**design/flow/run.sh**
```bash
#!/bin/bash
# the make line also repeats each setting of config.mk as NAME=value (left out here)
make -C /OpenROAD-flow-scripts/flow DESIGN_CONFIG=/design/flow/config.mk WORK_HOME=/design/flow/orfs CLKGATE_MAP_FILE= finish
```
**design/flow/config.mk**
```make
export PLATFORM = sky130hd
export DESIGN_NAME = ATCONV
export DESIGN_NICKNAME = ATCONV
export VERILOG_FILES = /design/flow/design.v
export SDC_FILE = /design/flow/constraint.sdc
export NUM_CORES = 4
export LEC_CHECK = 0
export CAP_MARGIN = 20
export CORE_MARGIN = 2
export CORE_UTILIZATION = 40
export SLEW_MARGIN = 20
```
**design/flow/constraint.sdc**
```tcl
create_clock -name core_clock -period 4.85 [get_ports {clk}]
set_input_delay 0.9700 -clock core_clock [delete_from_list [all_inputs] [get_ports {clk}]]
set_output_delay 0.9700 -clock core_clock [all_outputs]
set_load 0.01 [all_outputs]
```
**design/flow/design.v**
```verilog
`timescale 1ns/10ps
module  ATCONV(
	input		clk,
	input		reset,
	output 	    busy,	
	input		ready,	
	output reg	[11:0]	iaddr,
	input signed [12:0]	idata,
	output	reg 	cwr,
	output  reg	[11:0]	caddr_wr,
	output reg 	[12:0] 	cdata_wr,
	output	reg 	crd,
	output reg	[11:0] 	caddr_rd,
	input 	[12:0] 	cdata_rd,
	output reg 	csel
	);
	reg [2:0] cur_state, next_state;
	localparam IDLE = 3'd0;
	localparam READ_IMAGE = 3'd1;
	localparam WRITE_MEM0 = 3'd2;
	localparam READ_MEM0 = 3'd3;
	localparam WRITE_MEM1 = 3'd4;
	localparam FINISH = 3'd5;
	reg [5:0] col, row;
	reg [4:0] tempX_L0, tempY_L0;
	reg [3:0] cnt;
	wire [3:0] is_pad;
	assign is_pad[0] = (col < 6'd2);
	assign is_pad[1] = (col > 6'd61);
	assign is_pad[2] = (row < 6'd2);
	assign is_pad[3] = (row > 6'd61);
	assign busy = !(cur_state == FINISH || cur_state == IDLE);
    reg signed [12:0] kernal;
	reg signed [29:0] conv_sum;
	reg [12:0] max;
	always @(posedge clk or posedge reset) begin
		if(reset) cur_state <= IDLE; 
		else cur_state <= next_state;
	end
	always @(*) begin
		case(cur_state)
			IDLE: begin
				if(ready == 1'b1) next_state = READ_IMAGE;
				else next_state = IDLE;
			end
			READ_IMAGE: begin
				if(cnt == 4'd11) next_state = WRITE_MEM0;
				else next_state = READ_IMAGE;
			end
			WRITE_MEM0: begin
				if(row == 6'd63 && col == 6'd63) next_state = READ_MEM0;
				else next_state = READ_IMAGE;
			end
			READ_MEM0: begin
				if(cnt == 4'd5) next_state = WRITE_MEM1;
				else next_state = READ_MEM0;
			end
			WRITE_MEM1: begin
				if(row == 6'd62 && col == 6'd62) next_state = FINISH;
				else next_state = READ_MEM0;
			end
			FINISH: begin
				next_state = IDLE;
			end
			default: begin
				next_state = IDLE;
			end
		endcase
	end
	always @(posedge clk or posedge reset) begin
		if(reset) begin
			col <= 6'd0;
			row <= 6'd0;
			cnt <= 4'd0;
			tempX_L0 <= 5'd0;
			tempY_L0 <= 5'd0;
			csel <= 1'b0;
			cwr <= 1'b0;
			crd <= 1'b0;
			max <= 13'd0;
			iaddr <= 12'd0;
			caddr_rd <= 12'd0;
			caddr_wr <= 12'd0;
			cdata_wr <= 13'd0;
		end
		else begin
			case(cur_state)
				READ_IMAGE: begin
					case(cnt)
						4'd0: begin   
							case({is_pad[2], is_pad[0]})
								2'b00: iaddr <= {row-6'd2, col-6'd2};
								2'b01: iaddr <= {row-6'd2, 6'd0};
								2'b10: iaddr <= {6'd0, col-6'd2};
								2'b11: iaddr <= {6'd0, 6'd0};
						    endcase
							conv_sum <= 30'd0;
						end
						4'd1: begin   
							if(is_pad[2] == 1'b1) iaddr <= {6'd0, col};
							else iaddr <= {row-6'd2, col};
							conv_sum <= $signed(idata) * kernal;
						end
						4'd2: begin   
							case({is_pad[2], is_pad[1]})
								2'b00: iaddr <= {row-6'd2, col+6'd2};
								2'b01: iaddr <= {row-6'd2, 6'd63};
								2'b10: iaddr <= {6'd0, col+6'd2};
								2'b11: iaddr <= {6'd0, 6'd63};
							endcase
							conv_sum <= conv_sum + $signed(idata) * kernal;
						end
						4'd3: begin   
							if(is_pad[0] == 1'b1) iaddr <= {row, 6'd0};
							else iaddr <= {row, col-6'd2};
							conv_sum <= conv_sum + $signed(idata) * kernal;
						end
						4'd4: begin   
							iaddr <= {row, col};
							conv_sum <= conv_sum + $signed(idata) * kernal;
						end
						4'd5: begin   
							if(is_pad[1] == 1'b1) iaddr <= {row, 6'd63};
							else iaddr <= {row, col+6'd2};
							conv_sum <= conv_sum + $signed(idata) * kernal;
						end
						4'd6: begin   
							case({is_pad[3], is_pad[0]})
								2'b00: iaddr <= {row+6'd2, col-6'd2};
								2'b01: iaddr <= {row+6'd2, 6'd0};
								2'b10: iaddr <= {6'd63, col-6'd2};
								2'b11: iaddr <= {6'd63, 6'd0};
							endcase
							conv_sum <= conv_sum + $signed(idata) * kernal;
						end
						4'd7: begin   
							if(is_pad[3] == 1'b1) iaddr <= {6'd63, col};
							else iaddr <= {row+6'd2, col};
							conv_sum <= conv_sum + $signed(idata) * kernal;
						end
						4'd8: begin   
							case({is_pad[3], is_pad[1]})
								2'b00: iaddr <= {row+6'd2, col+6'd2};
								2'b01: iaddr <= {row+6'd2, 6'd63};
								2'b10: iaddr <= {6'd63, col+6'd2};
								2'b11: iaddr <= {6'd63, 6'd63};
							endcase
							conv_sum <= conv_sum + $signed(idata) * kernal;
						end
						4'd9: begin
							conv_sum <= conv_sum + $signed(idata) * kernal;
						end
						4'd10: begin
							conv_sum <= conv_sum + $signed(13'h1FF4);
						end
						4'd11: begin
							caddr_wr <= {row, col};
							cdata_wr <= (conv_sum[16] || conv_sum[16:4] <= 13'd11)? 13'd0 : conv_sum[16:4]-13'd11;
						end
					endcase
					if(cnt == 11) begin
						cnt <= 4'd0;
						cwr <= 1'b1;
						csel <= 1'b0;
					end
					else 
						cnt <= cnt + 4'd1;
				end
				WRITE_MEM0: begin
					cwr <= 1'b0;
					if(col == 6'd63) begin
						col <= 6'd0;
						row <= row + 6'd1;
					end
					else 
						col <= col + 6'd1;
					if(row == 6'd63 && col == 6'd63) begin
						row <= 6'd0;
						col <= 6'd0;
						cwr <= 1'b0;
						crd <= 1'b1;
						csel <= 1'b0;
					end
				end
				READ_MEM0: begin
					case(cnt)
						4'd0: begin
							caddr_rd <= {row, col};
							max <= 13'd0;
						end
						4'd1: begin
							caddr_rd <= {row, col+6'd1};
							max <= cdata_rd;
						end
						4'd2: begin
							caddr_rd <= {row+6'd1, col};
							max <= (max > cdata_rd)? max : cdata_rd; 
						end
						4'd3: begin
							caddr_rd <= {row+6'd1, col+6'd1};
							max <= (max > cdata_rd)? max : cdata_rd; 
						end
						4'd4: begin
							max <= (max > cdata_rd)? max : cdata_rd;
						end
						4'd5: begin 
							caddr_wr <= {tempY_L0, tempX_L0};
							if(max != 13'd0) begin
								if(max[3:0] != 13'd0) cdata_wr <= (max[12:4] + 1) << 4;
								else cdata_wr <= max[12:4] << 4;
							end
							else 
								cdata_wr <= 13'd0;
						end
					endcase
					if(cnt == 4'd5) begin
						cnt <= 4'd0;
						cwr <= 1'b1;
						crd <= 1'b0;
						csel <= 1'b1;
					end
					else 
						cnt <= cnt + 4'd1;
				end
				WRITE_MEM1: begin
					if(tempX_L0 == 5'd31) begin
						tempY_L0 <= tempY_L0 + 5'd1;
						tempX_L0 <= 5'd0;
					end
					else 
						tempX_L0 <= tempX_L0 + 5'd1;
					if(col == 6'd62) begin
						col <= 6'd0;
						row <= row + 6'd2;
					end
					else
						col <= col + 6'd2;
					if(row == 6'd62 && col == 6'd62) begin
						cwr <= 1'b0;
						crd <= 1'b0;
						csel <= 1'b0;
					end
					else begin
						cwr <= 1'b0;
						crd <= 1'b1;
						csel <= 1'b0;
					end
				end
				FINISH: begin
					row <= 6'd0;
					col <= 6'd0;
					tempX_L0 <= 5'd0;
					tempY_L0 <= 5'd0;
				end
			endcase
		end
	end
	always @(*) begin
		case(cnt)
			4'd1: kernal = 13'h1FFF;
			4'd2: kernal = 13'h1FFE;
			4'd3: kernal = 13'h1FFF;
			4'd4: kernal = 13'h1FFC;
			4'd5: kernal = 13'h0010;
			4'd6: kernal = 13'h1FFC;
			4'd7: kernal = 13'h1FFF;
			4'd8: kernal = 13'h1FFE;
			4'd9: kernal = 13'h1FFF;
			default: kernal = 13'h0;
		endcase
	end
endmodule
```
==> run_summary.xml, run 1 <==
<?xml version="1.0" encoding="UTF-8"?>
<metrics>
  <group name="clock_network">
    <metric name="clk_pin_slew_worst_paths" unit="ns">0.06</metric>
    <metric name="number_of_cts_inserted_buffers" unit="">17</metric>
    <metric name="cts_root_buf" unit="">sky130_fd_sc_hd__clkbuf_16</metric>
    <metric name="clock-sinks" unit="">114</metric>
    <metric name="cts_max_level" unit="">4</metric>
    <metric name="cts.hold.buffers_added" unit="">0</metric>
    <metric name="tritoncts" unit="">done</metric>
    <metric name="insertion_delay" unit="ns">0.42</metric>
    <metric name="cts_buffer_depth" unit="">2</metric>
  </group>
  <group name="global_routing">
    <metric name="grt_pass1_wl" unit="um">54800</metric>
    <metric name="grt_antenna_before_repair" unit="">0</metric>
    <metric name="global_route_usage_over_all_layers" unit="%">22.1</metric>
    <metric name="grt.overflow.total" unit="">0</metric>
    <metric name="grt_pass1_vias" unit="">10700</metric>
    <metric name="grt_max_degree" unit="">70</metric>
  </group>
  <group name="place">
    <metric name="dpl.hpwl" unit="um">24600</metric>
    <metric name="portBuffers" unit="">81</metric>
    <metric name="gp_routability_congestion" unit="">0.918</metric>
    <metric name="place.detailed.instances" unit="">1882</metric>
  </group>
  <group name="run">
    <metric name="number_of_max_cap_violations" unit="">0</metric>
    <metric name="log.warning_count" unit="">45</metric>
  </group>
  <group name="setup_path">
    <metric name="critical_path_required" unit="ns">4.99</metric>
    <metric name="timing.critical_path.to_type" unit="">register</metric>
    <metric name="cp.arrival" unit="ns">6.91</metric>
    <metric name="timing.critical_path.depth" unit="">28</metric>
    <metric name="delay_contributed_by_the_slowest_stage_of_the_critical_path" unit="ns">0.57</metric>
    <metric name="critPathSlowestCell" unit="">sky130_fd_sc_hd__clkdlybuf4s50_1</metric>
    <metric name="reg2reg_from" unit="">cnt[1]$_DFFE_PP0N_</metric>
    <metric name="worst-r2r-cell-count" unit="">33</metric>
    <metric name="r2r_setup_slack" unit="ns">-1.91</metric>
    <metric name="critPathCapture" unit="">conv_sum[14]$_DFFE_PP_</metric>
    <metric name="critical_path.reg2reg.endpoint" unit="">conv_sum[14]$_DFFE_PP_</metric>
    <metric name="setup.worst_path.class" unit="">in2reg</metric>
    <metric name="critPathBufInv" unit="">5</metric>
    <metric name="worst_setup_path_start_kind" unit="">primary input</metric>
    <metric name="critPathLaunch" unit="">idata[3]</metric>
    <metric name="timing.critical_path.fanout_max" unit="">5</metric>
    <metric name="critical-path-top-delay-family" unit="">adder cells</metric>
  </group>
  <group name="sta">
    <metric name="final_max_slew_viol_count" unit="">0</metric>
    <metric name="final_hold_viol_count" unit="">0</metric>
    <metric name="grt_setup_unrepaired" unit="">yes</metric>
    <metric name="timing.fmax" unit="MHz">148</metric>
    <metric name="timing.clock.skew" unit="ns">0.0127</metric>
    <metric name="layout_min_cycle_time" unit="ns">6.77</metric>
    <metric name="fin_ws" unit="ns">-1.92</metric>
    <metric name="report.final.setup_viol" unit="">12</metric>
    <metric name="tightest_slew" unit="ns">1.02</metric>
    <metric name="slew-limit-headroom" unit="%">32.0</metric>
    <metric name="fin_crit_sh" unit="%">140</metric>
  </group>
  <group name="layout">
    <metric name="final_cell_count_no_fill" unit="">1944</metric>
    <metric name="seqCellArea" unit="um2">2940</metric>
    <metric name="num-nets-final" unit="">1767</metric>
    <metric name="logic_area" unit="um2">8690</metric>
    <metric name="area.growth.synth_to_final" unit="%">33.9</metric>
    <metric name="filler_cells" unit="">2638</metric>
  </group>
  <group name="synthesis">
    <metric name="yosys.cell_types.count" unit="">75</metric>
    <metric name="synth_nets" unit="">1546</metric>
    <metric name="synthSimpleGateAreaFrac" unit="%">15.0</metric>
    <metric name="top_area_cell" unit="">sky130_fd_sc_hd__dfrtp_1</metric>
    <metric name="post_synthesis_async_set_or_reset_flop_share" unit="%">85.1</metric>
    <metric name="synth_top_cell_by_count" unit="">sky130_fd_sc_hd__inv_1</metric>
    <metric name="synth_stat.cells" unit="">1326</metric>
    <metric name="synth.top_cell.area_share" unit="%">20.6</metric>
    <metric name="synthesis.yosys.warnings" unit="">1</metric>
    <metric name="cell_count_after_synthesis" unit="">1326</metric>
    <metric name="synthAoiAreaFrac" unit="%">17.9</metric>
    <metric name="flop_cell" unit="">sky130_fd_sc_hd__dfrtp_1</metric>
    <metric name="post_synth_fa_ha_maj_area_fraction" unit="%">25.0</metric>
    <metric name="postSynthRegisterBits" unit="">114</metric>
    <metric name="ys_top_cells_by_count" unit="">sky130_fd_sc_hd__inv_1 (143), sky130_fd_sc_hd__nand2_1 (127), sky130_fd_sc_hd__ha_1 (125)</metric>
    <metric name="synth.avg_cell_area" unit="um2">8.78</metric>
    <metric name="synth.mux.area_fraction" unit="%">3.70</metric>
    <metric name="netlist_top_cells_area" unit="">sky130_fd_sc_hd__dfrtp_1 (21%), sky130_fd_sc_hd__ha_1 (13%), sky130_fd_sc_hd__fa_1 (11%), sky130_fd_sc_hd__inv_1 (4.6%), sky130_fd_sc_hd__edfxtp_1 (4.4%)</metric>
    <metric name="synth-seq-area-share" unit="%">25.2</metric>
    <metric name="mappedNetlistArea" unit="um2">11600</metric>
    <metric name="enable_flop_cells" unit="">17</metric>
    <metric name="chip_area_line_of_the_yosys_report" unit="um2">11600</metric>
    <metric name="post_synth_main_logic_family" unit="">adder cells</metric>
    <metric name="xor_area_share" unit="%">6.31</metric>
  </group>
  <group name="outcome">
    <metric name="outcome" unit="">complete, but fails checks</metric>
    <metric name="check.faults" unit="">setup timing</metric>
  </group>
  <group name="detailed_routing">
    <metric name="detail-route-antenna-nets" unit="">0</metric>
    <metric name="drt-total-wl" unit="um">32500</metric>
    <metric name="number_of_design_rule_violations_left_by_the_first_detailed_router_iteration" unit="">585</metric>
    <metric name="num_vias" unit="">10400</metric>
    <metric name="firstDrtPassIters" unit="">5</metric>
    <metric name="vias_per_cell" unit="">5.33</metric>
    <metric name="antenna_cells_inserted" unit="">0</metric>
    <metric name="drcViolationCount" unit="">0</metric>
    <metric name="drt-wirelength-per-cell" unit="um">16.7</metric>
  </group>
  <group name="min_path">
    <metric name="holdCritStartpoint" unit="">caddr_rd[2]$_DFFE_PP0P_</metric>
    <metric name="min_path_cells" unit="">1</metric>
    <metric name="min_path_type" unit="">reg2reg</metric>
    <metric name="whs_endpoint" unit="">caddr_rd[2]$_DFFE_PP0P_</metric>
  </group>
  <group name="floorplan">
    <metric name="core.rowCount" unit="">62</metric>
    <metric name="die_w" unit="um">175</metric>
    <metric name="floorplan_stage_core_utilization" unit="%">40.6</metric>
    <metric name="core" unit="um2">28700</metric>
    <metric name="top_level_ports" unit="">82</metric>
    <metric name="die_h" unit="um">175</metric>
    <metric name="total_die_area" unit="um2">30500</metric>
  </group>
</metrics>
## metrics by stage
stage	cell area, um2	hold WS, ns	setup TNS, ns	util, %	worst slack [ns]
floorplan	12100	0.467	-12.42	-	-1.79
global placement	14200	0.460	-21.79	49.6	-2.38
detailed placement	14200	0.465	-22.28	49.6	-2.42
CTS	15500	0.478	-14.83	53.9	-1.89
global route	15600	0.500	-17.53	54.3	-2.14
finish	15600	0.473	-14.80	54.3	-1.92
## routing by layer
metal	up-vias	track usage (%)	share of wire, %
met4	0	5.45	1.5
met5	-	0	0
met2	224	37.6	49
met3	37	3.44	4.1
met1	5072	29.4	45
li1	5020	-	-
## layout make-up
type | count | area share (%)
sequential | 114 | 18.9
multi-input combinational | 1003 | 55.7
clock buffer | 27 | 3.63
tap | 384 | 3.08
inverter | 144 | 3.59
timing repair buffer | 267 | 14.7
clock inverter | 5 | 0.385
## timing repair
| action | in CTS | in global routing |
|---|---|---|
| setup buffers | 28 | 3 |
| resized | 83 | 25 |
| setup endpoints to repair | 13 | 13 |
| pin swaps | 54 | 20 |
==> run 2: changes to the inputs <==
- ABC_AREA: default -> 1
- CELL_PAD_IN_SITES_DETAIL_PLACEMENT: default -> 2
- CELL_PAD_IN_SITES_GLOBAL_PLACEMENT: default -> 1
- CORE_ASPECT_RATIO: default -> 1.72
- CTS_CLUSTER_DIAMETER: default -> 191
- CTS_CLUSTER_SIZE: default -> 58
- GPL_ROUTABILITY_DRIVEN: default -> 1
- GPL_TIMING_DRIVEN: default -> 0
- HOLD_SLACK_MARGIN: default -> 0.09
- TNS_END_PERCENT: default -> 60
- clock period: 4.85 -> 14.9 ns (I/O delays scaled with it)
==> run 2 against run 1 <==
Compared with the run above:
- the run now finishes clean
- sequential share of layout area up 2.8 points
- synthesized area down 0.13%
- global-route usage up 7.4 points
==> run_summary.xml, run 2 <==
<?xml version="1.0" encoding="UTF-8"?>
<metrics>
  <group name="clock_network">
    <metric name="tritoncts" unit="">done</metric>
    <metric name="cts.hold.buffers_added" unit="">0</metric>
    <metric name="cts_buffer_depth" unit="">2</metric>
    <metric name="clk_pin_slew_worst_paths" unit="ns">0.06</metric>
    <metric name="cts_root_buf" unit="">sky130_fd_sc_hd__clkbuf_16</metric>
    <metric name="cts.repair.resized" unit="">0</metric>
    <metric name="cts_max_level" unit="">4</metric>
    <metric name="insertion_delay" unit="ns">0.44</metric>
    <metric name="clock-sinks" unit="">114</metric>
    <metric name="post_cts_buffers" unit="">0</metric>
    <metric name="number_of_cts_inserted_buffers" unit="">17</metric>
  </group>
  <group name="detailed_routing">
    <metric name="num_vias" unit="">11100</metric>
    <metric name="vias_per_cell" unit="">5.44</metric>
    <metric name="drt-total-wl" unit="um">43600</metric>
    <metric name="firstDrtPassIters" unit="">4</metric>
    <metric name="antenna_cells_inserted" unit="">0</metric>
    <metric name="number_of_design_rule_violations_left_by_the_first_detailed_router_iteration" unit="">336</metric>
    <metric name="detail-route-antenna-nets" unit="">0</metric>
    <metric name="drcViolationCount" unit="">0</metric>
    <metric name="drt-wirelength-per-cell" unit="um">21.4</metric>
  </group>
  <group name="setup_path">
    <metric name="cp.arrival" unit="ns">10.95</metric>
    <metric name="r2r_setup_slack" unit="ns">5.88</metric>
    <metric name="timing.critical_path.to_type" unit="">register</metric>
    <metric name="delay_contributed_by_the_slowest_stage_of_the_critical_path" unit="ns">0.61</metric>
    <metric name="critical_path_required" unit="ns">15.09</metric>
    <metric name="worst_setup_path_start_kind" unit="">primary input</metric>
    <metric name="setup.worst_path.class" unit="">in2reg</metric>
    <metric name="critical_path.reg2reg.endpoint" unit="">conv_sum[16]$_DFFE_PP_</metric>
    <metric name="timing.critical_path.fanout_max" unit="">5</metric>
    <metric name="cp_common_cell" unit="">sky130_fd_sc_hd__inv_1</metric>
    <metric name="timing.critical_path.depth" unit="">39</metric>
    <metric name="critical-path-top-delay-family" unit="">adder cells</metric>
    <metric name="critPathBufInv" unit="">9</metric>
    <metric name="reg2reg_from" unit="">cnt[1]$_DFFE_PP0N_</metric>
    <metric name="worst-r2r-cell-count" unit="">41</metric>
    <metric name="critPathCapture" unit="">conv_sum[16]$_DFFE_PP_</metric>
    <metric name="critPathSlowestCell" unit="">sky130_fd_sc_hd__clkdlybuf4s50_1</metric>
    <metric name="critPathLaunch" unit="">idata[4]</metric>
  </group>
  <group name="synthesis">
    <metric name="post_synth_fa_ha_maj_area_fraction" unit="%">24.8</metric>
    <metric name="synth_top_cell_by_count" unit="">sky130_fd_sc_hd__inv_1</metric>
    <metric name="synthSimpleGateAreaFrac" unit="%">21.6</metric>
    <metric name="cell_count_after_synthesis" unit="">1552</metric>
    <metric name="enable_flop_cells" unit="">17</metric>
    <metric name="yosys.cell_types.count" unit="">53</metric>
    <metric name="flop_cell" unit="">sky130_fd_sc_hd__dfrtp_1</metric>
    <metric name="synth-seq-area-share" unit="%">25.3</metric>
    <metric name="post_synth_main_logic_family" unit="">adder cells</metric>
    <metric name="synth.avg_cell_area" unit="um2">7.49</metric>
    <metric name="synthAoiAreaFrac" unit="%">13.9</metric>
    <metric name="synthesis.yosys.warnings" unit="">1</metric>
    <metric name="post_synthesis_async_set_or_reset_flop_share" unit="%">85.1</metric>
    <metric name="netlist_top_cells_area" unit="">sky130_fd_sc_hd__dfrtp_1 (21%), sky130_fd_sc_hd__ha_1 (13%), sky130_fd_sc_hd__fa_1 (11%), sky130_fd_sc_hd__inv_1 (9.5%), sky130_fd_sc_hd__nand2_1 (8.6%)</metric>
    <metric name="mappedNetlistArea" unit="um2">11600</metric>
    <metric name="synth_nets" unit="">1772</metric>
    <metric name="synth.top_cell.area_share" unit="%">20.7</metric>
    <metric name="synth.mux.area_fraction" unit="%">0</metric>
    <metric name="synth_stat.cells" unit="">1552</metric>
    <metric name="postSynthRegisterBits" unit="">114</metric>
    <metric name="ys_top_cells_by_count" unit="">sky130_fd_sc_hd__inv_1 (293), sky130_fd_sc_hd__nand2_1 (266), sky130_fd_sc_hd__nor2_1 (169)</metric>
    <metric name="top_area_cell" unit="">sky130_fd_sc_hd__dfrtp_1</metric>
    <metric name="xor_area_share" unit="%">3.54</metric>
    <metric name="chip_area_line_of_the_yosys_report" unit="um2">11600</metric>
  </group>
  <group name="sta">
    <metric name="fin_crit_sh" unit="%">72.2</metric>
    <metric name="tightest_slew" unit="ns">0.954</metric>
    <metric name="timing.clock.skew" unit="ns">0.00907</metric>
    <metric name="grt_setup_unrepaired" unit="">no</metric>
    <metric name="final_hold_viol_count" unit="">0</metric>
    <metric name="slew-limit-headroom" unit="%">35.8</metric>
    <metric name="totalNegativeSetupSlack" unit="ns">0</metric>
    <metric name="final_max_slew_viol_count" unit="">0</metric>
    <metric name="layout_min_cycle_time" unit="ns">10.76</metric>
    <metric name="timing.fmax" unit="MHz">93.0</metric>
    <metric name="report.final.setup_viol" unit="">0</metric>
  </group>
  <group name="floorplan">
    <metric name="die_h" unit="um">228</metric>
    <metric name="total_die_area" unit="um2">30500</metric>
    <metric name="die_w" unit="um">134</metric>
    <metric name="core.rowCount" unit="">81</metric>
    <metric name="top_level_ports" unit="">82</metric>
    <metric name="core" unit="um2">28500</metric>
    <metric name="floorplan_stage_core_utilization" unit="%">40.8</metric>
  </group>
  <group name="run">
    <metric name="number_of_max_cap_violations" unit="">0</metric>
    <metric name="log.warning_count" unit="">44</metric>
  </group>
  <group name="global_routing">
    <metric name="grt_pass1_vias" unit="">12800</metric>
    <metric name="grt_pass1_wl" unit="um">69000</metric>
    <metric name="grt.overflow.total" unit="">0</metric>
    <metric name="global_route_usage_over_all_layers" unit="%">29.5</metric>
    <metric name="grt_max_degree" unit="">73</metric>
    <metric name="grt_antenna_before_repair" unit="">0</metric>
  </group>
  <group name="layout">
    <metric name="area.growth.synth_to_final" unit="%">16.7</metric>
    <metric name="final_core_util" unit="%">47.7</metric>
    <metric name="num-nets-final" unit="">1873</metric>
    <metric name="final_cell_count_no_fill" unit="">2039</metric>
  </group>
  <group name="min_path">
    <metric name="whs_endpoint" unit="">caddr_wr[5]$_DFFE_PP0P_</metric>
    <metric name="min_path_type" unit="">reg2reg</metric>
    <metric name="min_path_cells" unit="">2</metric>
    <metric name="holdCritStartpoint" unit="">caddr_wr[5]$_DFFE_PP0P_</metric>
  </group>
  <group name="place">
    <metric name="place.detailed.instances" unit="">2007</metric>
    <metric name="portBuffers" unit="">81</metric>
    <metric name="gp_routability_congestion" unit="">0.895</metric>
    <metric name="dpl.hpwl" unit="um">35600</metric>
  </group>
  <group name="outcome">
    <metric name="outcome" unit="">no timing/DRC/antenna violations</metric>
  </group>
</metrics>
## run 2: layer usage
layer / share of wire (%) / global-route usage (%)
met5: 0 / 0
met4: 3.8 / 11.9
met3: 1.4 / 2.85
met2: 60 / 62.5
met1: 35 / 28.0
## run 2: through the flow
stage               area, um2  setup WS [ns]  hold WS [ns]
floorplan               11600           5.87         0.492
global placement        12900           4.05         0.466
detailed placement      12900           3.78         0.479
CTS                     13600           4.10         0.494
global route            13600           3.50         0.525
finish                  13600           4.14         0.489
## run 2: final cells by class
class                   instances  area (um2)
clock buffers                  30         576
well taps                     373         467
clock inverters                 2        60.1
flip-flops and latches        114        2940
plain buffers                  28         118
repair buffers                 82         838
inverters                     305        1150
fillers                      3305       14900
multi-input cells            1105        7420
==> run 3: changes to the inputs <==
- ABC_AREA: 1 -> default
- CELL_PAD_IN_SITES_DETAIL_PLACEMENT: 2 -> default
- CELL_PAD_IN_SITES_GLOBAL_PLACEMENT: 1 -> default
- CORE_ASPECT_RATIO: 1.72 -> default
- CTS_CLUSTER_DIAMETER: 191 -> default
- CTS_CLUSTER_SIZE: 58 -> default
- GPL_ROUTABILITY_DRIVEN: 1 -> default
- GPL_TIMING_DRIVEN: 0 -> default
- HOLD_SLACK_MARGIN: 0.09 -> default
- SETUP_SLACK_MARGIN: default -> 0.23
- TNS_END_PERCENT: 60 -> default
- clock period: 14.9 -> 8.79 ns (I/O delays scaled with it)
==> run 3 against run 2 <==
Compared with the run above:
- cell count fell by 13%
- synthesized area is 0.13% higher
- clock skew is 0.0085 ns higher
- count of clock-buffer cells in the layout fell by 11
- via count decreased by 13%
- core utilization decreased by 0.86 points
- critical path type unchanged
- largest cell class unchanged
==> run_summary.xml, run 3 <==
<?xml version="1.0" encoding="UTF-8"?>
<metrics>
  <group name="outcome">
    <metric name="outcome" unit="">no timing/DRC/antenna violations</metric>
  </group>
  <group name="floorplan">
    <metric name="floorplan_stage_core_utilization" unit="%">40.6</metric>
    <metric name="core.rowCount" unit="">62</metric>
    <metric name="die_w" unit="um">175</metric>
    <metric name="die_h" unit="um">175</metric>
    <metric name="top_level_ports" unit="">82</metric>
    <metric name="total_die_area" unit="um2">30500</metric>
    <metric name="core" unit="um2">28700</metric>
  </group>
  <group name="synthesis">
    <metric name="synth_stat.cells" unit="">1326</metric>
    <metric name="netlist_top_cells_area" unit="">sky130_fd_sc_hd__dfrtp_1 (21%), sky130_fd_sc_hd__ha_1 (13%), sky130_fd_sc_hd__fa_1 (11%), sky130_fd_sc_hd__inv_1 (4.6%), sky130_fd_sc_hd__edfxtp_1 (4.4%)</metric>
    <metric name="synth.avg_cell_area" unit="um2">8.78</metric>
    <metric name="xor_area_share" unit="%">6.31</metric>
    <metric name="enable_flop_cells" unit="">17</metric>
    <metric name="synth_top_cell_by_count" unit="">sky130_fd_sc_hd__inv_1</metric>
    <metric name="synthAoiAreaFrac" unit="%">17.9</metric>
    <metric name="postSynthRegisterBits" unit="">114</metric>
    <metric name="post_synthesis_async_set_or_reset_flop_share" unit="%">85.1</metric>
    <metric name="post_synth_fa_ha_maj_area_fraction" unit="%">25.0</metric>
    <metric name="cell_count_after_synthesis" unit="">1326</metric>
    <metric name="synth_nets" unit="">1546</metric>
    <metric name="synth-seq-area-share" unit="%">25.2</metric>
    <metric name="synth.mux.area_fraction" unit="%">3.70</metric>
    <metric name="synthesis.yosys.warnings" unit="">1</metric>
    <metric name="synthSimpleGateAreaFrac" unit="%">15.0</metric>
    <metric name="flop_cell" unit="">sky130_fd_sc_hd__dfrtp_1</metric>
    <metric name="synth.top_cell.area_share" unit="%">20.6</metric>
    <metric name="mappedNetlistArea" unit="um2">11600</metric>
    <metric name="chip_area_line_of_the_yosys_report" unit="um2">11600</metric>
    <metric name="top_area_cell" unit="">sky130_fd_sc_hd__dfrtp_1</metric>
    <metric name="ys_top_cells_by_count" unit="">sky130_fd_sc_hd__inv_1 (143), sky130_fd_sc_hd__nand2_1 (127), sky130_fd_sc_hd__ha_1 (125)</metric>
    <metric name="post_synth_main_logic_family" unit="">adder cells</metric>
    <metric name="yosys.cell_types.count" unit="">75</metric>
  </group>
  <group name="setup_path">
    <metric name="r2r_setup_slack" unit="ns">0.84</metric>
    <metric name="critical_path.reg2reg.endpoint" unit="">conv_sum[16]$_DFFE_PP_</metric>
    <metric name="timing.critical_path.depth" unit="">27</metric>
    <metric name="worst_setup_path_start_kind" unit="">primary input</metric>
    <metric name="worst-r2r-cell-count" unit="">31</metric>
    <metric name="critPathCapture" unit="">conv_sum[16]$_DFFE_PP_</metric>
    <metric name="setup.worst_path.class" unit="">in2reg</metric>
    <metric name="critPathBufInv" unit="">2</metric>
    <metric name="reg2reg_from" unit="">cnt[0]$_DFFE_PP0N_</metric>
    <metric name="critPathLaunch" unit="">idata[3]</metric>
    <metric name="cp_common_cell" unit="">sky130_fd_sc_hd__ha_1</metric>
    <metric name="delay_contributed_by_the_slowest_stage_of_the_critical_path" unit="ns">0.62</metric>
    <metric name="timing.critical_path.to_type" unit="">register</metric>
    <metric name="critical_path_required" unit="ns">8.94</metric>
    <metric name="timing.critical_path.fanout_max" unit="">11</metric>
    <metric name="critPathSlowestCell" unit="">sky130_fd_sc_hd__clkdlybuf4s50_1</metric>
    <metric name="critical-path-top-delay-family" unit="">adder cells</metric>
    <metric name="cp.arrival" unit="ns">8.31</metric>
  </group>
  <group name="clock_network">
    <metric name="cts_root_buf" unit="">sky130_fd_sc_hd__clkbuf_16</metric>
    <metric name="post_cts_buffers" unit="">0</metric>
    <metric name="cts.hold.buffers_added" unit="">0</metric>
    <metric name="cts_max_level" unit="">4</metric>
    <metric name="cts.repair.resized" unit="">0</metric>
    <metric name="clock-sinks" unit="">114</metric>
    <metric name="clk_pin_slew_worst_paths" unit="ns">0.06</metric>
    <metric name="insertion_delay" unit="ns">0.43</metric>
    <metric name="cts_buffer_depth" unit="">2</metric>
    <metric name="number_of_cts_inserted_buffers" unit="">17</metric>
    <metric name="tritoncts" unit="">done</metric>
  </group>
  <group name="sta">
    <metric name="tightest_slew" unit="ns">0.948</metric>
    <metric name="grt_setup_unrepaired" unit="">no</metric>
    <metric name="totalNegativeSetupSlack" unit="ns">0</metric>
    <metric name="timing.clock.skew" unit="ns">0.0175</metric>
    <metric name="final_max_slew_viol_count" unit="">0</metric>
    <metric name="slew-limit-headroom" unit="%">36.8</metric>
    <metric name="report.final.setup_viol" unit="">0</metric>
    <metric name="layout_min_cycle_time" unit="ns">8.16</metric>
    <metric name="final_hold_viol_count" unit="">0</metric>
    <metric name="fin_crit_sh" unit="%">92.9</metric>
    <metric name="timing.fmax" unit="MHz">122</metric>
  </group>
  <group name="detailed_routing">
    <metric name="number_of_design_rule_violations_left_by_the_first_detailed_router_iteration" unit="">714</metric>
    <metric name="firstDrtPassIters" unit="">5</metric>
    <metric name="detail-route-antenna-nets" unit="">0</metric>
    <metric name="drcViolationCount" unit="">0</metric>
    <metric name="drt-wirelength-per-cell" unit="um">17.1</metric>
    <metric name="num_vias" unit="">9687</metric>
    <metric name="drt-total-wl" unit="um">30400</metric>
    <metric name="antenna_cells_inserted" unit="">0</metric>
    <metric name="vias_per_cell" unit="">5.45</metric>
  </group>
  <group name="global_routing">
    <metric name="grt_max_degree" unit="">72</metric>
    <metric name="grt_antenna_before_repair" unit="">0</metric>
    <metric name="global_route_usage_over_all_layers" unit="%">20.2</metric>
    <metric name="grt_pass1_wl" unit="um">49900</metric>
    <metric name="grt_pass1_vias" unit="">9551</metric>
    <metric name="grt.overflow.total" unit="">0</metric>
  </group>
  <group name="min_path">
    <metric name="min_path_cells" unit="">1</metric>
    <metric name="min_path_type" unit="">reg2reg</metric>
    <metric name="whs_endpoint" unit="">caddr_rd[2]$_DFFE_PP0P_</metric>
    <metric name="holdCritStartpoint" unit="">caddr_rd[2]$_DFFE_PP0P_</metric>
  </group>
  <group name="run">
    <metric name="log.warning_count" unit="">42</metric>
    <metric name="number_of_max_cap_violations" unit="">0</metric>
  </group>
  <group name="place">
    <metric name="dpl.hpwl" unit="um">23300</metric>
    <metric name="gp_routability_congestion" unit="">0.912</metric>
    <metric name="portBuffers" unit="">81</metric>
  </group>
  <group name="layout">
    <metric name="area.growth.synth_to_final" unit="%">15.4</metric>
    <metric name="final_core_util" unit="%">46.8</metric>
    <metric name="num-nets-final" unit="">1602</metric>
    <metric name="filler_cells" unit="">2837</metric>
  </group>
</metrics>
-- run 3: routing by layer --
layer  part of all wire, %  up-vias  GRT usage (%)
li1                      -     4689              -
met1                    47     4690           28.0
met2                    47      269           33.1
met3                   4.5       39           3.39
met4                   1.8        0           5.03
met5                     0        -              0
-- run 3: layout make-up --
class	count	area, um2	area share, %
Tap cell	384	480	3.58
Sequential cell	114	2940	21.9
Clock buffer	19	443	3.30
Multi-Input combinational cell	1004	7930	59.1
Inverter	144	543	4.04
Timing Repair Buffer	101	963	7.17
Clock inverter	12	131	0.978
-- run 3: stage by stage --
step / instance area [um2] / std cells / hold WS (ns) / setup slack (ns)
2_1_floorplan: 11600 / 1326 / 0.467 / 0.861
5_1_grt: 13400 / 1778 / 0.501 / 0.266
3_5_place_dp: 12800 / 1746 / 0.469 / 0.201
3_3_place_gp: 12800 / 1746 / 0.465 / 0.258
4_1_cts: 13400 / 1777 / 0.483 / 0.596
6_report: 13400 / 1778 / 0.476 / 0.625
==> run 4: changes to the inputs <==
- CORE_UTILIZATION: 40 -> 72
- CTS_CLUSTER_SIZE: default -> 60
- PLACE_DENSITY: default -> 0.35
- SETUP_SLACK_MARGIN: 0.23 -> 2.07
- clock period: 8.79 -> 7.37 ns (I/O delays scaled with it)
==> run 4 against run 3 <==
Compared with the run above:
- the flow now stops in global routing
- die size decreased by 44%
- synthesized area unchanged
- synthesized cell count did not move
==> run_summary.xml, run 4 <==
<?xml version="1.0" encoding="UTF-8"?>
<metrics>
  <group name="outcome">
    <metric name="outcome" unit="">did not finish</metric>
    <metric name="flow.stopped_at" unit="">global routing</metric>
  </group>
  <group name="floorplan">
    <metric name="core.rowCount" unit="">46</metric>
    <metric name="core" unit="um2">15800</metric>
    <metric name="die_w" unit="um">131</metric>
    <metric name="total_die_area" unit="um2">17200</metric>
    <metric name="die_h" unit="um">131</metric>
    <metric name="floorplan_stage_core_utilization" unit="%">73.5</metric>
    <metric name="top_level_ports" unit="">82</metric>
  </group>
  <group name="synthesis">
    <metric name="synthAoiAreaFrac" unit="%">17.9</metric>
    <metric name="chip_area_line_of_the_yosys_report" unit="um2">11600</metric>
    <metric name="xor_area_share" unit="%">6.31</metric>
    <metric name="synth.top_cell.area_share" unit="%">20.6</metric>
    <metric name="enable_flop_cells" unit="">17</metric>
    <metric name="post_synth_fa_ha_maj_area_fraction" unit="%">25.0</metric>
    <metric name="synthesis.yosys.warnings" unit="">1</metric>
    <metric name="synth.avg_cell_area" unit="um2">8.78</metric>
    <metric name="synth.mux.area_fraction" unit="%">3.70</metric>
    <metric name="synth-seq-area-share" unit="%">25.2</metric>
    <metric name="ys_top_cells_by_count" unit="">sky130_fd_sc_hd__inv_1 (143), sky130_fd_sc_hd__nand2_1 (127), sky130_fd_sc_hd__ha_1 (125)</metric>
    <metric name="flop_cell" unit="">sky130_fd_sc_hd__dfrtp_1</metric>
    <metric name="synth_nets" unit="">1546</metric>
    <metric name="cell_count_after_synthesis" unit="">1326</metric>
    <metric name="yosys.cell_types.count" unit="">75</metric>
    <metric name="synthSimpleGateAreaFrac" unit="%">15.0</metric>
    <metric name="postSynthRegisterBits" unit="">114</metric>
    <metric name="synth_stat.cells" unit="">1326</metric>
    <metric name="synth_top_cell_by_count" unit="">sky130_fd_sc_hd__inv_1</metric>
    <metric name="netlist_top_cells_area" unit="">sky130_fd_sc_hd__dfrtp_1 (21%), sky130_fd_sc_hd__ha_1 (13%), sky130_fd_sc_hd__fa_1 (11%), sky130_fd_sc_hd__inv_1 (4.6%), sky130_fd_sc_hd__edfxtp_1 (4.4%)</metric>
    <metric name="post_synth_main_logic_family" unit="">adder cells</metric>
    <metric name="mappedNetlistArea" unit="um2">11600</metric>
    <metric name="post_synthesis_async_set_or_reset_flop_share" unit="%">85.1</metric>
    <metric name="top_area_cell" unit="">sky130_fd_sc_hd__dfrtp_1</metric>
  </group>
  <group name="clock_network">
    <metric name="cts_root_buf" unit="">sky130_fd_sc_hd__clkbuf_16</metric>
    <metric name="number_of_cts_inserted_buffers" unit="">17</metric>
    <metric name="clock-sinks" unit="">114</metric>
    <metric name="cts.hold.buffers_added" unit="">0</metric>
    <metric name="cts_max_level" unit="">4</metric>
    <metric name="cts_buffer_depth" unit="">2</metric>
  </group>
  <group name="place">
    <metric name="portBuffers" unit="">81</metric>
    <metric name="dpl.hpwl" unit="um">23500</metric>
    <metric name="post_dp_cell_area" unit="um2">13400</metric>
    <metric name="gp_routability_congestion" unit="">0.922</metric>
    <metric name="pre_cts_slack" unit="ns">-0.484</metric>
  </group>
</metrics>
run 4: what timing repair did:
action / in CTS
resized: 129
endpoints found under the setup margin: 12
setup buffers: 39
pin swaps: 64
run 4: stage by stage:
stage,instances,utilization (%),hold slack (ns),TNS [ns]
after detailed placement,1649,84.7,0.465,-1.92
after CTS,1720,92.8,0.477,0
after floorplan,1326,-,0.467,0
after global placement,1649,84.7,0.464,-1.13
==> run 5: changes to the inputs <==
- ABC_AREA: default -> 1
- CAP_MARGIN: 20 -> 30
- CELL_PAD_IN_SITES_DETAIL_PLACEMENT: default -> 0
- CORE_MARGIN: 2 -> 5
- CORE_UTILIZATION: 72 -> 57
- CTS_CLUSTER_DIAMETER: default -> 44
- CTS_CLUSTER_SIZE: 60 -> default
- MAX_ROUTING_LAYER: default -> met5
- MIN_ROUTING_LAYER: default -> met1
- PLACE_DENSITY: 0.35 -> default
- SETUP_SLACK_MARGIN: 2.07 -> -0.38
- TNS_END_PERCENT: default -> 80
- clock period: 7.37 -> 5.85 ns (I/O delays scaled with it)
==> run 5 against run 4 <==
Compared with the run above:
- the layout now fails its checks (setup timing)
- synthesized cell count is 17% higher
- synthesized area is 0.13% lower
- die size up 36%
==> run_summary.xml, run 5 <==
<?xml version="1.0" encoding="UTF-8"?>
<metrics>
  <group name="layout">
    <metric name="layout.cell_area.non_filler" unit="um2">15500</metric>
    <metric name="area.growth.synth_to_final" unit="%">33.7</metric>
    <metric name="num-nets-final" unit="">2031</metric>
    <metric name="filler_cells" unit="">1514</metric>
  </group>
  <group name="setup_path">
    <metric name="worst_setup_path_start_kind" unit="">primary input</metric>
    <metric name="reg2reg_from" unit="">cnt[1]$_DFFE_PP0N_</metric>
    <metric name="critPathCapture" unit="">conv_sum[16]$_DFFE_PP_</metric>
    <metric name="critPathSlowestCell" unit="">sky130_fd_sc_hd__fa_2</metric>
    <metric name="timing.critical_path.depth" unit="">34</metric>
    <metric name="critical_path_required" unit="ns">6.02</metric>
    <metric name="critical_path.reg2reg.endpoint" unit="">conv_sum[16]$_DFFE_PP_</metric>
    <metric name="critical-path-top-delay-family" unit="">adder cells</metric>
    <metric name="cp.arrival" unit="ns">7.08</metric>
    <metric name="worst-r2r-cell-count" unit="">39</metric>
    <metric name="timing.critical_path.fanout_max" unit="">4</metric>
    <metric name="delay_contributed_by_the_slowest_stage_of_the_critical_path" unit="ns">0.59</metric>
    <metric name="cp_common_cell" unit="">sky130_fd_sc_hd__inv_1</metric>
    <metric name="r2r_setup_slack" unit="ns">-1.05</metric>
    <metric name="critPathBufInv" unit="">10</metric>
    <metric name="setup.worst_path.class" unit="">in2reg</metric>
    <metric name="critPathLaunch" unit="">idata[2]</metric>
    <metric name="timing.critical_path.to_type" unit="">register</metric>
  </group>
  <group name="sta">
    <metric name="grt_setup_unrepaired" unit="">yes</metric>
    <metric name="timing.fmax" unit="MHz">145</metric>
    <metric name="slew-limit-headroom" unit="%">37.3</metric>
    <metric name="final_hold_viol_count" unit="">0</metric>
    <metric name="fin_crit_sh" unit="%">118</metric>
    <metric name="timing.clock.skew" unit="ns">0.0174</metric>
    <metric name="final_max_slew_viol_count" unit="">0</metric>
    <metric name="tightest_slew" unit="ns">0.931</metric>
    <metric name="layout_min_cycle_time" unit="ns">6.91</metric>
    <metric name="report.final.setup_viol" unit="">10</metric>
    <metric name="fin_ws" unit="ns">-1.06</metric>
  </group>
  <group name="synthesis">
    <metric name="synth_stat.cells" unit="">1552</metric>
    <metric name="chip_area_line_of_the_yosys_report" unit="um2">11600</metric>
    <metric name="synthSimpleGateAreaFrac" unit="%">21.6</metric>
    <metric name="cell_count_after_synthesis" unit="">1552</metric>
    <metric name="synth.avg_cell_area" unit="um2">7.49</metric>
    <metric name="synth_nets" unit="">1772</metric>
    <metric name="mappedNetlistArea" unit="um2">11600</metric>
    <metric name="post_synth_main_logic_family" unit="">adder cells</metric>
    <metric name="synth_top_cell_by_count" unit="">sky130_fd_sc_hd__inv_1</metric>
    <metric name="enable_flop_cells" unit="">17</metric>
    <metric name="flop_cell" unit="">sky130_fd_sc_hd__dfrtp_1</metric>
    <metric name="postSynthRegisterBits" unit="">114</metric>
    <metric name="xor_area_share" unit="%">3.54</metric>
    <metric name="synthesis.yosys.warnings" unit="">1</metric>
    <metric name="synth.top_cell.area_share" unit="%">20.7</metric>
    <metric name="synthAoiAreaFrac" unit="%">13.9</metric>
    <metric name="synth.mux.area_fraction" unit="%">0</metric>
    <metric name="netlist_top_cells_area" unit="">sky130_fd_sc_hd__dfrtp_1 (21%), sky130_fd_sc_hd__ha_1 (13%), sky130_fd_sc_hd__fa_1 (11%), sky130_fd_sc_hd__inv_1 (9.5%), sky130_fd_sc_hd__nand2_1 (8.6%)</metric>
    <metric name="yosys.cell_types.count" unit="">53</metric>
    <metric name="synth-seq-area-share" unit="%">25.3</metric>
    <metric name="top_area_cell" unit="">sky130_fd_sc_hd__dfrtp_1</metric>
    <metric name="post_synthesis_async_set_or_reset_flop_share" unit="%">85.1</metric>
    <metric name="ys_top_cells_by_count" unit="">sky130_fd_sc_hd__inv_1 (293), sky130_fd_sc_hd__nand2_1 (266), sky130_fd_sc_hd__nor2_1 (169)</metric>
    <metric name="post_synth_fa_ha_maj_area_fraction" unit="%">24.8</metric>
  </group>
  <group name="clock_network">
    <metric name="tritoncts" unit="">done</metric>
    <metric name="clock-sinks" unit="">114</metric>
    <metric name="cts_max_level" unit="">4</metric>
    <metric name="clk_pin_slew_worst_paths" unit="ns">0.06</metric>
    <metric name="cts_root_buf" unit="">sky130_fd_sc_hd__clkbuf_16</metric>
    <metric name="insertion_delay" unit="ns">0.43</metric>
    <metric name="cts_buffer_depth" unit="">2</metric>
    <metric name="number_of_cts_inserted_buffers" unit="">17</metric>
    <metric name="cts.hold.buffers_added" unit="">0</metric>
  </group>
  <group name="floorplan">
    <metric name="core" unit="um2">20200</metric>
    <metric name="die_w" unit="um">153</metric>
    <metric name="top_level_ports" unit="">82</metric>
    <metric name="floorplan_stage_core_utilization" unit="%">57.6</metric>
    <metric name="die_h" unit="um">153</metric>
    <metric name="core.rowCount" unit="">52</metric>
    <metric name="total_die_area" unit="um2">23400</metric>
  </group>
  <group name="place">
    <metric name="pre_cts_slack" unit="ns">-1.93</metric>
    <metric name="dpl.hpwl" unit="um">26500</metric>
    <metric name="post_dp_cell_area" unit="um2">14100</metric>
    <metric name="gp_routability_congestion" unit="">0.935</metric>
    <metric name="portBuffers" unit="">81</metric>
  </group>
  <group name="run">
    <metric name="log.warning_count" unit="">47</metric>
    <metric name="number_of_max_cap_violations" unit="">0</metric>
  </group>
  <group name="detailed_routing">
    <metric name="drcViolationCount" unit="">0</metric>
    <metric name="antenna_cells_inserted" unit="">0</metric>
    <metric name="drt-total-wl" unit="um">34700</metric>
    <metric name="detail-route-antenna-nets" unit="">0</metric>
    <metric name="firstDrtPassIters" unit="">6</metric>
    <metric name="num_vias" unit="">11400</metric>
    <metric name="number_of_design_rule_violations_left_by_the_first_detailed_router_iteration" unit="">813</metric>
    <metric name="drt-wirelength-per-cell" unit="um">16.6</metric>
    <metric name="vias_per_cell" unit="">5.47</metric>
  </group>
  <group name="global_routing">
    <metric name="grt_pass1_wl" unit="um">55800</metric>
    <metric name="global_route_usage_over_all_layers" unit="%">29.0</metric>
    <metric name="grt_pass1_vias" unit="">11400</metric>
    <metric name="grt.overflow.total" unit="">0</metric>
    <metric name="grt_antenna_before_repair" unit="">0</metric>
    <metric name="grt_max_degree" unit="">77</metric>
  </group>
  <group name="outcome">
    <metric name="check.faults" unit="">setup timing</metric>
    <metric name="outcome" unit="">complete, but fails checks</metric>
  </group>
  <group name="min_path">
    <metric name="min_path_type" unit="">reg2reg</metric>
    <metric name="min_path_cells" unit="">2</metric>
    <metric name="holdCritStartpoint" unit="">cdata_wr[11]$_DFFE_PP0P_</metric>
    <metric name="whs_endpoint" unit="">cdata_wr[11]$_DFFE_PP0P_</metric>
  </group>
</metrics>
==> run 5: cell type report <==
type                            count  area, um2  share of cell area [%]
Multi-Input combinational cell   1105       8210                    52.8
Sequential cell                   114       2940                    18.9
Timing Repair Buffer              268       2260                    14.5
Inverter                          305       1160                    7.45
Clock buffer                       18        450                    2.90
Tap cell                          270        338                    2.17
Clock inverter                     14        191                    1.23
==> run 5: timing repair <==
| item | in CTS | in global routing |
|---|---|---|
| pin swaps | 73 | 65 |
| cloned | 0 | 0 |
| setup endpoints to repair | 10 | 10 |
| buffers inserted | 18 | 17 |
| gates resized | 107 | 65 |
==> run 5: per-layer routing <==
metal / global-route usage, % / share of wire, %
met1: 37.8 / 42
met2: 50.4 / 50
met3: 4.21 / 5.4
met4: 8.74 / 2.8
met5: 0 / 0
==> run 5: stage by stage <==
stage | TNS, ns | hold slack [ns] | util (%) | cells
2_1_floorplan | -4.56 | 0.492 | - | 1552
3_3_place_gp | -13.87 | 0.464 | 69.8 | 2026
3_5_place_dp | -14.78 | 0.467 | 69.8 | 2027
4_1_cts | -5.73 | 0.486 | 75.2 | 2077
5_1_grt | -8.06 | 0.495 | 77.1 | 2094
6_report | -5.71 | 0.481 | 77.1 | 2094
==> run 6: changes to the inputs <==
- ABC_AREA: 1 -> default
- CAP_MARGIN: 30 -> 20
- CELL_PAD_IN_SITES_DETAIL_PLACEMENT: 0 -> default
- CELL_PAD_IN_SITES_GLOBAL_PLACEMENT: default -> 0
- CORE_ASPECT_RATIO: default -> 0.92
- CORE_MARGIN: 5 -> 2
- CORE_UTILIZATION: 57 -> 72
- CTS_CLUSTER_DIAMETER: 44 -> 216
- CTS_CLUSTER_SIZE: default -> 38
- MAX_ROUTING_LAYER: met5 -> default
- MIN_ROUTING_LAYER: met1 -> default
- PLACE_DENSITY_LB_ADDON: default -> 0.3
- SETUP_SLACK_MARGIN: -0.38 -> 1.0
- SLEW_MARGIN: 20 -> 15
- TNS_END_PERCENT: 80 -> default
- clock period: 5.85 -> 3.64 ns (I/O delays scaled with it)
==> run 6 against run 5 <==
Compared with the run above:
- the run now fails in global routing
- synthesized area up 0.13%
- synthesized cell count down 15%
- die size down 26%
==> run_summary.xml, run 6 <==
<?xml version="1.0" encoding="UTF-8"?>
<metrics>
  <group name="outcome">
    <metric name="outcome" unit="">did not finish</metric>
    <metric name="flow.stopped_at" unit="">global routing</metric>
    <metric name="stop_error" unit="">[ERROR GRT-0116] Global routing finished with congestion. Check the congestion regions in the DRC Viewer.</metric>
  </group>
  <group name="place">
    <metric name="dpl.hpwl" unit="um">29000</metric>
    <metric name="portBuffers" unit="">81</metric>
    <metric name="post_dp_cell_area" unit="um2">14100</metric>
    <metric name="gp_routability_congestion" unit="">0.987</metric>
    <metric name="place.detailed.instances" unit="">1692</metric>
  </group>
  <group name="synthesis">
    <metric name="chip_area_line_of_the_yosys_report" unit="um2">11600</metric>
    <metric name="synth.avg_cell_area" unit="um2">8.78</metric>
    <metric name="netlist_top_cells_area" unit="">sky130_fd_sc_hd__dfrtp_1 (21%), sky130_fd_sc_hd__ha_1 (13%), sky130_fd_sc_hd__fa_1 (11%), sky130_fd_sc_hd__inv_1 (4.6%), sky130_fd_sc_hd__edfxtp_1 (4.4%)</metric>
    <metric name="synth.top_cell.area_share" unit="%">20.6</metric>
    <metric name="synth.mux.area_fraction" unit="%">3.70</metric>
    <metric name="ys_top_cells_by_count" unit="">sky130_fd_sc_hd__inv_1 (143), sky130_fd_sc_hd__nand2_1 (127), sky130_fd_sc_hd__ha_1 (125)</metric>
    <metric name="enable_flop_cells" unit="">17</metric>
    <metric name="postSynthRegisterBits" unit="">114</metric>
    <metric name="cell_count_after_synthesis" unit="">1326</metric>
    <metric name="synth_top_cell_by_count" unit="">sky130_fd_sc_hd__inv_1</metric>
    <metric name="synth_nets" unit="">1546</metric>
    <metric name="synth_stat.cells" unit="">1326</metric>
    <metric name="mappedNetlistArea" unit="um2">11600</metric>
    <metric name="synthAoiAreaFrac" unit="%">17.9</metric>
    <metric name="post_synth_main_logic_family" unit="">adder cells</metric>
    <metric name="synthSimpleGateAreaFrac" unit="%">15.0</metric>
    <metric name="flop_cell" unit="">sky130_fd_sc_hd__dfrtp_1</metric>
    <metric name="synthesis.yosys.warnings" unit="">1</metric>
    <metric name="post_synthesis_async_set_or_reset_flop_share" unit="%">85.1</metric>
    <metric name="xor_area_share" unit="%">6.31</metric>
    <metric name="yosys.cell_types.count" unit="">75</metric>
    <metric name="top_area_cell" unit="">sky130_fd_sc_hd__dfrtp_1</metric>
    <metric name="synth-seq-area-share" unit="%">25.2</metric>
    <metric name="post_synth_fa_ha_maj_area_fraction" unit="%">25.0</metric>
  </group>
  <group name="global_routing">
    <metric name="grt.overflow.total" unit="">170</metric>
    <metric name="global_route_usage_over_all_layers" unit="%">81.6</metric>
  </group>
  <group name="clock_network">
    <metric name="clock-sinks" unit="">114</metric>
    <metric name="cts.hold.buffers_added" unit="">0</metric>
    <metric name="cts_max_level" unit="">4</metric>
    <metric name="cts_buffer_depth" unit="">2</metric>
    <metric name="cts_root_buf" unit="">sky130_fd_sc_hd__clkbuf_16</metric>
    <metric name="number_of_cts_inserted_buffers" unit="">17</metric>
  </group>
  <group name="floorplan">
    <metric name="floorplan_stage_core_utilization" unit="%">73.7</metric>
    <metric name="core" unit="um2">15800</metric>
    <metric name="total_die_area" unit="um2">17200</metric>
    <metric name="core.rowCount" unit="">44</metric>
    <metric name="die_w" unit="um">137</metric>
    <metric name="die_h" unit="um">126</metric>
    <metric name="top_level_ports" unit="">82</metric>
  </group>
</metrics>
==> run 6: through the flow <==
step                hold WS [ns]  worst slack, ns
CTS                        0.482            -3.42
floorplan                  0.467            -3.00
detailed placement         0.466            -3.61
global placement           0.459            -3.35
==> run 6: what timing repair did <==
action / 4_1_cts
pin swaps: 70
cloned: 1
endpoints found under the setup margin: 71
gates resized: 122
buffers inserted: 39
==> run 6: routing by layer <==
metal,track usage [%],overflow
met5,22.8,0
met4,84.7,71
met3,65.1,1
met2,96.1,98
met1,83.3,0
==> run 7: changes to the inputs <==
- CORE_ASPECT_RATIO: 0.92 -> 1.15
- CORE_UTILIZATION: 72 -> 55
- CTS_CLUSTER_DIAMETER: 216 -> default
- CTS_CLUSTER_SIZE: 38 -> 91
- GPL_ROUTABILITY_DRIVEN: default -> 0
- GPL_TIMING_DRIVEN: default -> 1
- MAX_ROUTING_LAYER: default -> met5
- PLACE_DENSITY_LB_ADDON: 0.3 -> 0.13
- SETUP_SLACK_MARGIN: 1.0 -> -0.19
- SLEW_MARGIN: 15 -> 20
- TNS_END_PERCENT: default -> 85
- clock period: 3.64 -> 11.2 ns (I/O delays scaled with it)
==> run 7 against run 6 <==
Compared with the run above:
- the run now finishes clean
- synthesized area did not move
- synthesized cell count is the same
- die size grew 30%
==> run_summary.xml, run 7 <==
<?xml version="1.0" encoding="UTF-8"?>
<metrics>
  <group name="sta">
    <metric name="fin_crit_sh" unit="%">79.6</metric>
    <metric name="layout_min_cycle_time" unit="ns">8.92</metric>
    <metric name="timing.fmax" unit="MHz">112</metric>
    <metric name="totalNegativeSetupSlack" unit="ns">0</metric>
    <metric name="report.final.setup_viol" unit="">0</metric>
    <metric name="final_max_slew_viol_count" unit="">0</metric>
    <metric name="tightest_slew" unit="ns">1.11</metric>
    <metric name="grt_setup_unrepaired" unit="">no</metric>
    <metric name="finalHoldWorstSlack" unit="ns">0.482</metric>
    <metric name="final_hold_viol_count" unit="">0</metric>
    <metric name="timing.clock.skew" unit="ns">0.0121</metric>
    <metric name="slew-limit-headroom" unit="%">25.8</metric>
  </group>
  <group name="min_path">
    <metric name="min_path_type" unit="">reg2reg</metric>
    <metric name="whs_endpoint" unit="">caddr_wr[1]$_DFFE_PP0P_</metric>
    <metric name="min_path_cells" unit="">2</metric>
    <metric name="holdCritStartpoint" unit="">caddr_wr[1]$_DFFE_PP0P_</metric>
  </group>
  <group name="setup_path">
    <metric name="timing.critical_path.to_type" unit="">register</metric>
    <metric name="critPathCapture" unit="">conv_sum[16]$_DFFE_PP_</metric>
    <metric name="critical-path-top-delay-family" unit="">adder cells</metric>
    <metric name="worst_setup_path_start_kind" unit="">primary input</metric>
    <metric name="worst-r2r-cell-count" unit="">29</metric>
    <metric name="setup.worst_path.class" unit="">in2reg</metric>
    <metric name="reg2reg_from" unit="">cnt[2]$_DFFE_PP0N_</metric>
    <metric name="cp.arrival" unit="ns">9.06</metric>
    <metric name="delay_contributed_by_the_slowest_stage_of_the_critical_path" unit="ns">0.64</metric>
    <metric name="critPathLaunch" unit="">idata[6]</metric>
    <metric name="critPathSlowestCell" unit="">sky130_fd_sc_hd__clkdlybuf4s50_1</metric>
    <metric name="timing.critical_path.depth" unit="">28</metric>
    <metric name="critPathBufInv" unit="">5</metric>
    <metric name="r2r_setup_slack" unit="ns">2.90</metric>
    <metric name="critical_path.reg2reg.endpoint" unit="">conv_sum[16]$_DFFE_PP_</metric>
    <metric name="critical_path_required" unit="ns">11.34</metric>
    <metric name="timing.critical_path.fanout_max" unit="">13</metric>
  </group>
  <group name="synthesis">
    <metric name="post_synth_fa_ha_maj_area_fraction" unit="%">25.0</metric>
    <metric name="synthesis.yosys.warnings" unit="">1</metric>
    <metric name="yosys.cell_types.count" unit="">75</metric>
    <metric name="synthAoiAreaFrac" unit="%">17.9</metric>
    <metric name="chip_area_line_of_the_yosys_report" unit="um2">11600</metric>
    <metric name="enable_flop_cells" unit="">17</metric>
    <metric name="ys_top_cells_by_count" unit="">sky130_fd_sc_hd__inv_1 (143), sky130_fd_sc_hd__nand2_1 (127), sky130_fd_sc_hd__ha_1 (125)</metric>
    <metric name="synth_nets" unit="">1546</metric>
    <metric name="xor_area_share" unit="%">6.31</metric>
    <metric name="netlist_top_cells_area" unit="">sky130_fd_sc_hd__dfrtp_1 (21%), sky130_fd_sc_hd__ha_1 (13%), sky130_fd_sc_hd__fa_1 (11%), sky130_fd_sc_hd__inv_1 (4.6%), sky130_fd_sc_hd__edfxtp_1 (4.4%)</metric>
    <metric name="synth.top_cell.area_share" unit="%">20.6</metric>
    <metric name="post_synthesis_async_set_or_reset_flop_share" unit="%">85.1</metric>
    <metric name="synth.avg_cell_area" unit="um2">8.78</metric>
    <metric name="synth_stat.cells" unit="">1326</metric>
    <metric name="synth-seq-area-share" unit="%">25.2</metric>
    <metric name="top_area_cell" unit="">sky130_fd_sc_hd__dfrtp_1</metric>
    <metric name="synthSimpleGateAreaFrac" unit="%">15.0</metric>
    <metric name="mappedNetlistArea" unit="um2">11600</metric>
    <metric name="synth_top_cell_by_count" unit="">sky130_fd_sc_hd__inv_1</metric>
    <metric name="synth.mux.area_fraction" unit="%">3.70</metric>
    <metric name="flop_cell" unit="">sky130_fd_sc_hd__dfrtp_1</metric>
    <metric name="postSynthRegisterBits" unit="">114</metric>
    <metric name="cell_count_after_synthesis" unit="">1326</metric>
    <metric name="post_synth_main_logic_family" unit="">adder cells</metric>
  </group>
  <group name="global_routing">
    <metric name="grt_pass1_wl" unit="um">49100</metric>
    <metric name="grt_pass1_vias" unit="">9698</metric>
    <metric name="grt.overflow.total" unit="">0</metric>
    <metric name="grt_antenna_before_repair" unit="">0</metric>
    <metric name="global_route_usage_over_all_layers" unit="%">27.0</metric>
    <metric name="grt_max_degree" unit="">56</metric>
  </group>
  <group name="clock_network">
    <metric name="cts_buffer_depth" unit="">2</metric>
    <metric name="cts.repair.resized" unit="">0</metric>
    <metric name="cts_max_level" unit="">4</metric>
    <metric name="cts_root_buf" unit="">sky130_fd_sc_hd__clkbuf_16</metric>
    <metric name="tritoncts" unit="">done</metric>
    <metric name="clk_pin_slew_worst_paths" unit="ns">0.06</metric>
    <metric name="insertion_delay" unit="ns">0.42</metric>
    <metric name="clock-sinks" unit="">114</metric>
    <metric name="number_of_cts_inserted_buffers" unit="">17</metric>
    <metric name="post_cts_buffers" unit="">0</metric>
    <metric name="cts.hold.buffers_added" unit="">0</metric>
  </group>
  <group name="layout">
    <metric name="final_core_util" unit="%">62.9</metric>
    <metric name="layout.cell_area.non_filler" unit="um2">13200</metric>
    <metric name="area.growth.synth_to_final" unit="%">13.3</metric>
    <metric name="filler_cells" unit="">1799</metric>
    <metric name="num-nets-final" unit="">1587</metric>
  </group>
  <group name="place">
    <metric name="portBuffers" unit="">81</metric>
    <metric name="post_dp_cell_area" unit="um2">12600</metric>
    <metric name="dpl.hpwl" unit="um">22900</metric>
  </group>
  <group name="detailed_routing">
    <metric name="firstDrtPassIters" unit="">5</metric>
    <metric name="drt-total-wl" unit="um">29400</metric>
    <metric name="num_vias" unit="">9661</metric>
    <metric name="drcViolationCount" unit="">0</metric>
    <metric name="antenna_cells_inserted" unit="">0</metric>
    <metric name="detail-route-antenna-nets" unit="">0</metric>
    <metric name="drt-wirelength-per-cell" unit="um">17.9</metric>
    <metric name="vias_per_cell" unit="">5.87</metric>
    <metric name="number_of_design_rule_violations_left_by_the_first_detailed_router_iteration" unit="">545</metric>
  </group>
  <group name="run">
    <metric name="number_of_max_cap_violations" unit="">0</metric>
    <metric name="log.warning_count" unit="">42</metric>
  </group>
  <group name="floorplan">
    <metric name="floorplan_stage_core_utilization" unit="%">55.5</metric>
    <metric name="die_h" unit="um">160</metric>
    <metric name="core.rowCount" unit="">57</metric>
    <metric name="core" unit="um2">21000</metric>
    <metric name="top_level_ports" unit="">82</metric>
    <metric name="die_w" unit="um">140</metric>
    <metric name="total_die_area" unit="um2">22300</metric>
  </group>
  <group name="outcome">
    <metric name="outcome" unit="">no timing/DRC/antenna violations</metric>
  </group>
</metrics>
-- run 7: cell type report --
class	instances	area [um2]	area share, %
clock buffers	18	439	3.33
flip-flops and latches	114	2940	22.3
repair buffers	87	856	6.49
multi-input cells	1003	7910	59.9
clock inverters	14	178	1.35
well taps	265	332	2.51
inverters	144	543	4.12
-- run 7: per-stage QoR --
step / cells / setup slack (ns)
floorplan: 1326 / 2.79
global placement: 1613 / 2.02
detailed placement: 1613 / 1.90
CTS: 1645 / 2.30
global route: 1645 / 1.88
finish: 1645 / 2.28
-- run 7: metal layers --
layer | share of wire, % | vias to the layer above | GRT usage [%]
met2 | 53 | 263 | 49.0
li1 | - | 4665 | -
met1 | 40 | 4683 | 32.6
met4 | 3.2 | 0 | 10.3
met5 | 0 | - | 0
met3 | 3.8 | 50 | 3.66
